run A:
## battle_ship
module battle_ship(
      input wire clk,			 
      input wire clr,
      input wire btnU,
      input wire btnD,
      input wire btnR,
      input wire btnL,
      input wire sel,
	    input sw,
      output wire [2:0] red,	 
      output wire [2:0] green,   
      output wire [1:0] blue,	     
      output wire [3:0] an,
      output wire [7:0] seg,
      output wire hsync,		 
      output wire vsync			 
	);
	wire clock_4Hz = clk;
	wire clock_25Mhz = clk;
	wire turn;
	wire phase;
  wire finish;
	wire [27: 0] pships;
	wire [27: 0] cships;
  wire [27: 0] c_curr_guess;
  wire [27: 0] p_curr_guess;
	assign cships = 28'b1000000100010000000000010000;
	wire db_btnR;
	wire db_btnL;
	wire db_btnU;
	wire db_btnD;
	wire db_btnSel;
	wire db_btnRst;
	debouncer db_r(
    .clk (clock_4Hz),
		.rst (clr),
    .btn_in (btnR),
    .btn_out (db_btnR)
	);
	debouncer db_l(
		.clk (clock_4Hz),
		.rst (clr),
		.btn_in (btnL),
		.btn_out (db_btnL)
	);
	debouncer db_u(
		.clk (clock_4Hz),
		.rst (clr),
		.btn_in (btnU),
		.btn_out (db_btnU)
	);
	debouncer db_d(
		.clk (clock_4Hz),
		.rst (clr),
		.btn_in (btnD),
		.btn_out (db_btnD)
	);
	debouncer db_sel(
		.clk (clock_4Hz),
		.rst (clr),
		.btn_in (sel),
		.btn_out (db_btnSel)
	);
	assign db_btnRst = clr;
	wire [27:0] cguess;
	wire [27:0] pguess;
	vga640x480 myDisplay(
		.clk(clock_25Mhz),
		.rst(clr),
		.phase(phase),
    .finish (finish),
		.cships(cships),
		.pships(pships),
		.hsync(hsync),
		.vsync(vsync),
		.cguess(cguess),
		.pguess(pguess),
		.red(red),
		.green(green),
		.blue(blue)
	);
	select_phase confirm_select(
		.clk (clock_4Hz),
		.rst (clr),
		.sel (db_btnSel),
		.seg (seg),
		.an (an),
		.phase (phase),
		.pships (pships)
	);
	select mySelections(
		.clk (clock_4Hz),
		.rst (db_btnRst),     	 
		.phase (phase),   		 
		.sel  (db_btnSel),     	 
		.btnU (db_btnU),
  ...
For scale: about 2200 cells after synthesis, ~14000 um^2 of cells after synthesis.
export LEC_CHECK = 0
export ABC_AREA = 1
export CAP_MARGIN = 20
export CORE_MARGIN = 2
export CORE_UTILIZATION = 66
export SETUP_SLACK_MARGIN = 0.84
export SLEW_MARGIN = 20
create_clock -name core_clock -period 3.25 [get_ports {clk}]
run.sh (not shown) runs the stock make flow with config.mk's settings and CLKGATE_MAP_FILE=.
The log for run A ends in 4_1_cts with error DPL-0038, so the run never completed.
#### Input delta (run B over run A)
Settings: SETUP_SLACK_MARGIN: 0.84 -> unset; ABC_AREA: 1 -> unset; CORE_UTILIZATION: 66 -> 27; the clock period (ns, I/O delays scaled along): 3.25 -> 4.75.
### Flow results
In the summary table, run A is marked failed, with error DPL-0038 raised in 4_1_cts. Run B finished every step from synthesis to the final layout, and the layout passed the timing, DRC and antenna checks. In the flow results for run B and run A, the mux share of post-synthesis cell area is larger on run B. Run B: floorplan-stage core utilization is 39 points lower than what run A reported. Between run A and run B, the flow reports final weighted congestion in routability-driven placement increasing slightly.
What run C does differently from run B at the input level:
Settings: ABC_AREA: unset -> 1; CORE_UTILIZATION: 27 -> 72; the clock period (ns, I/O delays scaled along): 4.75 -> 4.46.
### Flow results
- Going from run B to run C, total core area decreased by about 60% relative to the old numbers; number of nets in the synthesized netlist climbed 343; number of setup buffers added after CTS grew by 49; total clock buffers created by CTS down about 7%; basic-gate share of the synthesized area counting and, or, nand and nor cells picked up an extra 1.9 points.
- Re post-placement cell area: run B was lower than run C.
- Synthesized cell count is higher on run C
- Going from run B to run C, summed instance area of the synthesized netlist held, worst slack at placement went down 0.94 ns.
- Run C | ERROR | 5_1_grt
- Compared to run B, run C was floorplanned on a smaller die.
What run D does differently from run C at the input level:
Settings: CORE_UTILIZATION now 40, was 72; ABC_AREA no longer set, was 1; the clock period (ns, I/O delays scaled along) now 10.0, was 4.46.
Notes after the runs:
Row vertical die dimension: run D higher / run C lower. Compared run D against run C; fraction of the mapped netlist area in adder cells within noise. Run D has completed all stages; timing, DRC and antenna checks passed. Compared run C against run D; synthesized area within noise. Note that the half-perimeter wire length of the detailed placement result recorded for run D amounts to 1.07 times the value seen in run C.
